==> garnet <==
Design DT, start of the top module:
module DT(
        input                   clk,
        input                   reset,
        output                  done,
        output                  sti_rd,
        output  [9:0]           sti_addr,
        input   [15:0]          sti_di,
        output                  res_wr,
        output                  res_rd,
        output  reg [13:0]      res_addr,
        output  reg [7:0]       res_do,
        input   [7:0]           res_di
        );
clock: 8.03 ns
lec_check: 0
abc_area: 0
cap_margin: 5
cell_pad_in_sites_global_placement: 3
core_margin: 5
core_utilization: 40
cts_cluster_diameter: 198
cts_cluster_size: 24
gpl_routability_driven: 0
max_routing_layer: met4
place_density: 0.41
slew_margin: 30
run.sh (not shown) runs the stock make flow with config.mk's settings and CLKGATE_MAP_FILE=.
==> juniper: changes against garnet <==
==> flow/config.mk (replaced) <==
export PLATFORM = sky130hd
export DESIGN_NAME = DT
export DESIGN_NICKNAME = DT
export VERILOG_FILES = /design/flow/design.v
export SDC_FILE = /design/flow/constraint.sdc
export NUM_CORES = 4
export LEC_CHECK = 0
export ABC_AREA = 1
export CAP_MARGIN = 20
export CORE_MARGIN = 2
export CORE_UTILIZATION = 68
export SETUP_SLACK_MARGIN = -0.26
export SLEW_MARGIN = 20
==> flow/constraint.sdc (replaced) <==
create_clock -name core_clock -period 6.06 [get_ports {clk}]
set_input_delay 1.2120 -clock core_clock [delete_from_list [all_inputs] [get_ports {clk}]]
set_output_delay 1.2120 -clock core_clock [all_outputs]
set_load 0.01 [all_outputs]
==> pepper: changes against garnet <==
==> flow/config.mk (replaced) <==
export PLATFORM = sky130hd
export DESIGN_NAME = DT
export DESIGN_NICKNAME = DT
export VERILOG_FILES = /design/flow/design.v
export SDC_FILE = /design/flow/constraint.sdc
export NUM_CORES = 4
export LEC_CHECK = 0
export CAP_MARGIN = 20
export CORE_MARGIN = 2
export CORE_UTILIZATION = 40
export SLEW_MARGIN = 20
==> flow/constraint.sdc (replaced) <==
create_clock -name core_clock -period 8.62 [get_ports {clk}]
set_input_delay 1.7240 -clock core_clock [delete_from_list [all_inputs] [get_ports {clk}]]
set_output_delay 1.7240 -clock core_clock [all_outputs]
set_load 0.01 [all_outputs]
==> ember: changes against garnet <==
==> flow/config.mk (replaced) <==
export PLATFORM = sky130hd
export DESIGN_NAME = DT
export DESIGN_NICKNAME = DT
export VERILOG_FILES = /design/flow/design.v
export SDC_FILE = /design/flow/constraint.sdc
export NUM_CORES = 4
export LEC_CHECK = 0
export CAP_MARGIN = 20
export CORE_MARGIN = 2
export CORE_UTILIZATION = 40
export SLEW_MARGIN = 20
==> flow/constraint.sdc (replaced) <==
create_clock -name core_clock -period 9.0 [get_ports {clk}]
set_input_delay 1.8000 -clock core_clock [delete_from_list [all_inputs] [get_ports {clk}]]
set_output_delay 1.8000 -clock core_clock [all_outputs]
set_load 0.01 [all_outputs]
==> summary of the runs <==
pepper passed the timing, design-rule and antenna checks. juniper produced a layout that fails on setup timing. garnet produced a clean layout. ember went through all stages and came out clean.
In juniper the critical path depth is higher than in ember, by 9.
Global-route usage: ember < pepper < garnet < juniper.
Cell count: ember < pepper < garnet < juniper.
In clock skew, ember and juniper hardly differ.


==> inputs of run K <==
==> flow/design.v <==
module ctrl(
        input                   clk,
        input                   reset,
        input                   init_en_2,
        input                   init_done,
        input                   for_load_done,
        input                   for_done,
        input                   for_op_done,
        input                   back_load_done,
        input                   back_done,
        output reg              init_en,
        output reg              for_en,
        output reg              for_load_en,
        output reg              back_en,
        output reg              back_load_en,
        output reg              sti_rd,
        output reg              res_wr,
        output reg              res_rd
        );
        parameter IDLE = 3'b000,  INIT = 3'b001, LOAD = 3'b010, FOR = 3'b011, BACK = 3'b100;
        reg [2:0] cstate, nstate;
        always@(posedge clk)begin
                if(!reset)
                        cstate <= 3'b0;
                else
                        cstate <= nstate;
        end
        always@*begin
                case(cstate)
                        IDLE:begin
                                if(!reset) nstate = IDLE;
                                else nstate = INIT;
                        end
                        INIT:begin
                                if(init_done)
                                        nstate = LOAD;
                                else
                                        nstate = INIT;
                        end
                        LOAD:begin
                                if(for_load_done)
                                        nstate = FOR;
                                else if(back_load_done)
                                        nstate = BACK;
                                else
                                        nstate = LOAD;
                        end
                        FOR:begin
                                if(for_done)
                                        nstate = LOAD;
                                else
                                        nstate = FOR;
                        end
                        BACK:begin
                                if(back_done)
                                        nstate = LOAD;
                                else
                                        nstate = BACK;
                        end
                        default: nstate = IDLE;
                endcase
        end
        always@*begin
                case(cstate)
                        IDLE:begin
                                init_en = 1'b0;
                                for_load_en = 1'b0;
                                for_en = 1'b0;
                                back_load_en = 1'b0;
                                back_en = 1'b0;
                                sti_rd = 1'b0;
                                res_wr = 1'b0;
                                res_rd = 1'b0;
                        end
                        INIT:begin
                                init_en = 1'b1;
                                for_load_en = 1'b0;
                                for_en = 1'b0;
                                back_load_en = 1'b0;
                                back_en = 1'b0;
                                sti_rd = 1'b1;   
                                res_wr = init_en_2;
                                res_rd = 1'b0;
                        end
                        LOAD:begin
                                init_en = 1'b0;
                                for_load_en = (!for_op_done);
                                for_en = 1'b0;
                                back_load_en = for_op_done;
                                back_en = 1'b0;
                                sti_rd = 1'b0;
                                res_wr = 1'b0;
                                res_rd = 1'b1;
                        end
                        FOR:begin
                                init_en = 1'b0;
                                for_load_en = 1'b1;
                                for_en = 1'b1;
                                back_load_en = 1'b0;
                                back_en = 1'b0;
                                sti_rd = 1'b0;
                                res_wr = 1'b1;
                                res_rd = 1'b0;
                        end
                        BACK:begin
                                init_en = 1'b0;
                                for_load_en = 1'b0;
                                for_en = 1'b0;
                                back_load_en = 1'b1;
                                back_en = 1'b1;
                                sti_rd = 1'b0;
                                res_wr = 1'b1;
                                res_rd = 1'b0;
                        end
                        default:begin
                                init_en = 1'b0;
                                for_load_en = 1'b0;
                                for_en = 1'b0;
                                back_load_en = 1'b0;
                                back_en = 1'b0;
                                sti_rd = 1'b0;
                                res_wr = 1'b0;
                                res_rd = 1'b0;
                        end
                endcase
        end
endmodule
module init(
        input                   clk,
        input                   reset,
        input                   init_en,
        input                   for_en,
        output  reg             init_en_2,
        output                  init_done,
        output  reg     [9:0]   sti_addr ,
        input           [15:0]  sti_di,
        output  reg     [13:0]  res_addr_init ,
        output  reg     [7:0]   res_do_init
        );
        reg [9:0]       cnt_sti;   
        reg [3:0]       cnt_ini;   
        reg [13:0]      cnt_res;   
        reg [7:0]       sti_tmp15;
        wire [9:0]      sti_addr_tmp;
        assign  init_done = (cnt_res == 14'h3FFF);
        always@(posedge clk)begin
                if(!reset)
                        cnt_ini <= 4'd15;
                else if(init_en)
                        cnt_ini <= cnt_ini - 1;   
        end
        always@(posedge clk)begin
                if(!reset)
                        cnt_sti <= 10'b0;
                else if(init_en && (cnt_ini == 4'd0))
                        cnt_sti <= cnt_sti + 1;
        end
        always@*begin
                if(init_en)
                        sti_addr = cnt_sti;
                else
                        sti_addr = 10'd0;
        end
        always@(posedge clk)begin
                if(init_en)
                        sti_tmp15 <= {6'b0, sti_di[0]};
        end
        always@(posedge clk)begin
                init_en_2 <= init_en;
        end
        always@(posedge clk)begin
                if(!reset)
                        cnt_res <= 14'b0;
                else if(init_en_2)
                        cnt_res <= cnt_res + 1;
        end
        always@*begin
                res_addr_init = cnt_res;
        end
        assign sti_addr_tmp = cnt_ini+1;
        always@*begin
                if(init_en_2)begin
                        if(cnt_ini == 4'hF)
                                res_do_init = 8'h00 | sti_tmp15;   
                        else
                                res_do_init = 8'h00 | {7'b0, sti_di[sti_addr_tmp]};   
                end
                else
                        res_do_init = 8'h00;
        end
endmodule
module forward(
        input                   clk,
        input                   reset,
        input                   for_load_en,
        input                   for_en,
        output                  for_load_done,
        output                  for_done,
        output  reg             for_op_done,
        output  reg     [13:0]  res_addr_for,
        output  reg     [7:0]   res_do_for,
        input           [7:0]   res_di
        );
        reg [13:0]      cur;    
        reg [2:0]       cnt_for;   
        reg [7:0]       pixel_tmp[4:0];
        reg [7:0]      min_tmp0, min_tmp1, for_out;
        assign pass = (cur[6:0] == 7'b0) || (cur[6:0] == 7'h7F) || (cur>= 14'h3F80) || (for_load_en && (cnt_for == 3'd0) && (res_di == 8'd0));
        assign for_load_done = (cnt_for == 4'd4);
        assign for_done = (cnt_for == 3'd5);
        always@(posedge clk)begin
                if(!reset)
                        cur <= 14'd128;   
                else if(pass ||(for_load_en && for_done))
                        cur <= cur + 1;
        end
        always@(posedge clk)begin
                if(!reset)
                        cnt_for <= 3'd0;
                else if(pass || (cnt_for == 3'd6))   
                        cnt_for <= 3'd0;
                else if((!pass) && for_load_en && (!for_op_done))
                        cnt_for <= cnt_for + 1;
        end
        always@(posedge clk)begin
                if(!reset)
                        for_op_done <= 1'b0;
                else if(for_load_en && (cur == 14'h3FFF))
                        for_op_done <= 1'b1;   
        end
        always@*begin
                case(cnt_for)
                        3'd0: res_addr_for = cur;
                        3'd1: res_addr_for = cur - 14'd129;
                        3'd2: res_addr_for = cur - 14'd128;
                        3'd3: res_addr_for = cur - 14'd127;
                        3'd4: res_addr_for = cur - 14'd1;
                        3'd5: res_addr_for = cur;   
                        default: res_addr_for = 14'd0;
                endcase
        end
        always@(posedge clk)begin
                if(!reset)begin
                        pixel_tmp[0] <= 8'hFF;
                        pixel_tmp[1] <= 8'hFF;
                        pixel_tmp[2] <= 8'hFF;
                        pixel_tmp[3] <= 8'hFF;
                        pixel_tmp[4] <= 8'hFF;
                end
                else if(  for_load_en && (!for_op_done))begin
                        pixel_tmp[cnt_for] <= res_di;
                end
        end
        always@*begin
                if(cnt_for == 3'd5)begin
                        min_tmp0 = (pixel_tmp[1] <= pixel_tmp[2])? pixel_tmp[1] : pixel_tmp[2];
                        min_tmp1 = (pixel_tmp[3] <= pixel_tmp[4])? pixel_tmp[3] : pixel_tmp[4];
                        for_out = (min_tmp0 <= min_tmp1)? min_tmp0+1 : min_tmp1+1;
                end
                else begin
                        min_tmp0 = 7'd0;
                        min_tmp1 = 7'd0;
                        for_out = 7'd0;
                end
        end
        always@*begin
                if(cnt_for >= 3'd5)
                        res_do_for = for_out;
                else
                        res_do_for = 7'd0;
        end
endmodule
module backward(
        input                   clk,
        input                   reset,
        input                   back_load_en,
        input                   back_en,
        output                  back_load_done,
        output                  back_done,
        output                  done,
        output  reg     [13:0]  res_addr_back,
        output  reg     [7:0]   res_do_back,
        input           [7:0]   res_di
        );
        reg [13:0]      cur;    
        reg [2:0]       cnt_back;   
        reg [7:0]       pixel_tmp[4:0];
        reg             back_op_done;
        reg [7:0]      min_tmp0, min_tmp1, min_tmp2, back_out;
        assign pass = (cur[6:0] == 7'b0) || (cur[6:0] == 7'h7F);
        assign back_load_done = (cnt_back == 4'd4);
        assign back_done = (cnt_back == 3'd5);
        assign done = back_op_done;
        always@(posedge clk)begin
                if(!reset)
                        cur <= 14'h3F7E;   
                else if(pass || (back_load_en && back_done))
                        cur <= cur - 1;
        end
        always@(posedge clk)begin
                if(!reset)
                        cnt_back <= 3'd0;
                else if(pass || (cnt_back == 3'd6))
                        cnt_back <= 3'd0;
                else if((!pass) && back_load_en && (!back_op_done))
                        cnt_back <= cnt_back + 1;
        end
        always@(posedge clk)begin
                if(!reset)
                        back_op_done <= 1'b0;
                else if(cur == 14'h0001)
                        back_op_done <= 1'b1;
        end
        always@*begin
                case(cnt_back)
                        3'd0: res_addr_back = cur;
                        3'd1: res_addr_back = cur + 1;
                        3'd2: res_addr_back = cur + 127;
                        3'd3: res_addr_back = cur + 128;
                        3'd4: res_addr_back = cur + 129;
                        3'd5: res_addr_back = cur;   
                        default: res_addr_back = 14'd0;
                endcase
        end
        always@(posedge clk)begin
                if(!reset)begin
                        pixel_tmp[0] <= 8'hFF;
                        pixel_tmp[1] <= 8'hFF;
                        pixel_tmp[2] <= 8'hFF;
                        pixel_tmp[3] <= 8'hFF;
                        pixel_tmp[4] <= 8'hFF;
                end
                else if(back_load_en && (!back_op_done))
                        pixel_tmp[cnt_back] <= res_di;
        end
        always@*begin
                if(cnt_back == 3'd5)begin
                        min_tmp0 = (pixel_tmp[0] <= (pixel_tmp[1]+1))? pixel_tmp[0] : (pixel_tmp[1] + 1);
                        min_tmp1 = ((pixel_tmp[2]+1) <= (pixel_tmp[3]+1))? (pixel_tmp[2]+1) : (pixel_tmp[3]+1);
                        min_tmp2 = ((pixel_tmp[4]+1) <= min_tmp1)? (pixel_tmp[4]+1) : min_tmp1;
                        back_out = (min_tmp0 <= min_tmp2)? min_tmp0 : min_tmp2;
                end
                else begin
                        min_tmp0 = 7'd0;
                        min_tmp1 = 7'd0;
                        min_tmp2 = 7'd0;
                        back_out = 7'd0;
                end
        end
        always@*begin
                if(cnt_back >= 3'd5)
                        res_do_back = back_out;
                else
                        res_do_back = 7'd0;
        end
endmodule
module DT(
        input                   clk,
        input                   reset,
        output                  done,
        output                  sti_rd,
        output  [9:0]           sti_addr,
        input   [15:0]          sti_di,
        output                  res_wr,
        output                  res_rd,
        output  reg [13:0]      res_addr,
        output  reg [7:0]       res_do,
        input   [7:0]           res_di
        );
        wire [7:0] res_do_init, res_do_for, res_do_back;
        wire [13:0] res_addr_init, res_addr_for, res_addr_back;
        wire init_en, init_en_2, load_en, for_load_en, for_en, back_load_en, back_en;
        wire init_done, for_load_done, back_load_done, for_done, for_op_done, back_done;
        always@*begin
                case({init_en_2, for_en, back_en})
                        3'b100: res_do = res_do_init;
                        3'b010: res_do = res_do_for;
                        3'b001: res_do = res_do_back;
                        default:res_do = 8'd0;
                endcase
        end
        always@*begin
                case({init_en_2, for_load_en, back_load_en})
                        3'b100: res_addr = res_addr_init;
                        3'b010: res_addr = res_addr_for;
                        3'b001: res_addr = res_addr_back;
                        default:res_addr = 14'b0;
                endcase
        end
        init u_init(.clk(clk),
                    .reset(reset),
                    .init_en(init_en),
                    .for_en(for_en),
                    .init_done(init_done),
                    .init_en_2(init_en_2),
                    .sti_addr(sti_addr),
                    .sti_di(sti_di),
                    .res_addr_init(res_addr_init),
                    .res_do_init(res_do_init)
                    );
        forward u_for(.clk(clk),
                      .reset(reset),
                      .for_load_en(for_load_en),
                      .for_en(for_en),
                      .for_load_done(for_load_done),
                      .for_done(for_done),
                      .for_op_done(for_op_done),
                      .res_addr_for(res_addr_for),
                      .res_do_for(res_do_for),
                      .res_di(res_di)
                      );
        backward u_back(.clk(clk),
                        .reset(reset),
                        .back_load_en(back_load_en),
                        .back_en(back_en),
                        .back_load_done(back_load_done),
                        .back_done(back_done),
                        .done(done),
                        .res_addr_back(res_addr_back),
                        .res_do_back(res_do_back),
                        .res_di(res_di)
                        );
        ctrl u_ctrl(.clk(clk),
                    .reset(reset),
                    .init_en_2(init_en_2),
                    .init_done(init_done),
                    .for_load_done(for_load_done),
                    .for_done(for_done),
                    .for_op_done(for_op_done),
                    .back_load_done(back_load_done),
                    .back_done(back_done),
                    .init_en(init_en),
                    .for_en(for_en),
                    .for_load_en(for_load_en),
                    .back_en(back_en),
                    .back_load_en(back_load_en),
                    .sti_rd(sti_rd),
                    .res_wr(res_wr),
                    .res_rd(res_rd)
                    );
endmodule
==> flow/run.sh <==
#!/bin/bash
# the make line also repeats each setting of config.mk as NAME=value (left out here)
make -C /OpenROAD-flow-scripts/flow DESIGN_CONFIG=/design/flow/config.mk WORK_HOME=/design/flow/orfs CLKGATE_MAP_FILE= finish
==> flow/config.mk <==
export PLATFORM = sky130hd
export DESIGN_NAME = DT
export DESIGN_NICKNAME = DT
export VERILOG_FILES = /design/flow/design.v
export SDC_FILE = /design/flow/constraint.sdc
export NUM_CORES = 4
export LEC_CHECK = 0
export CAP_MARGIN = 25
export CELL_PAD_IN_SITES_GLOBAL_PLACEMENT = 1
export CORE_ASPECT_RATIO = 1.15
export CORE_MARGIN = 3
export CORE_UTILIZATION = 40
export CTS_CLUSTER_SIZE = 65
export GPL_ROUTABILITY_DRIVEN = 0
export PLACE_DENSITY_LB_ADDON = 0.0
export SETUP_SLACK_MARGIN = -0.78
export SLEW_MARGIN = 20
==> flow/constraint.sdc <==
create_clock -name core_clock -period 9.0 [get_ports {clk}]
set_input_delay 1.8000 -clock core_clock [delete_from_list [all_inputs] [get_ports {clk}]]
set_output_delay 1.8000 -clock core_clock [all_outputs]
set_load 0.01 [all_outputs]
==> run A: changes against run K <==
==> flow/config.mk (replaced) <==
export PLATFORM = sky130hd
export DESIGN_NAME = DT
export DESIGN_NICKNAME = DT
export VERILOG_FILES = /design/flow/design.v
export SDC_FILE = /design/flow/constraint.sdc
export NUM_CORES = 4
export LEC_CHECK = 0
export ABC_AREA = 1
export CAP_MARGIN = 5
export CORE_ASPECT_RATIO = 0.5
export CORE_MARGIN = 2
export CORE_UTILIZATION = 59
export CTS_CLUSTER_DIAMETER = 288
export CTS_CLUSTER_SIZE = 100
export GPL_ROUTABILITY_DRIVEN = 1
export PLACE_DENSITY = 0.42
export SETUP_SLACK_MARGIN = 2.63
export SLEW_MARGIN = 20
export TNS_END_PERCENT = 20
==> flow_summary.toml <==
# generated from flow reports
[run_status]
status = "no timing/DRC/antenna violations"

[setup_path]
cp_num_buf_inv = 6
crit_start = "u_back.pixel_tmp[2][1]"

[timing]
fin_hold_ws_ns = 0.4613
fin_ws_ns = 1.755

[floorplanning]
die_w_um = 200.6
die_area_mm2 = 0.02051
die_y_um = 102.3

[power_and_ir_drop]
power_clock_w = 0.000770
top_power_group = "clock"

[grt]
grt_antenna_before_repair = 1

[layout]
instances_no_fill = 1964
nonClkBufAreaFrac_pct = 6.584
clk_share_pct = 4.522

[logic_synthesis]
top_cells_by_area = "edfxtp_1, nand2_1, dfxtp_1"
-- figures above: run A

==> flow_summary.toml <==
# generated from flow reports
[run_status]
status = "no timing/DRC/antenna violations"

[floorplanning]
die_area_mm2 = 0.02887
die_y_um = 181.8
die_w_um = 158.8

[timing]
fin_ws_ns = 0.4110
fin_hold_ws_ns = 0.4390

[power_and_ir_drop]
power_clock_w = 0.000681

[layout]
instances_no_fill = 1627
clk_share_pct = 4.595
nonClkBufAreaFrac_pct = 5.452

[grt]
grt_antenna_before_repair = 0

[logic_synthesis]
top_cells_by_area = "edfxtp_1, dfxtp_1, ha_1"
-- figures above: run K

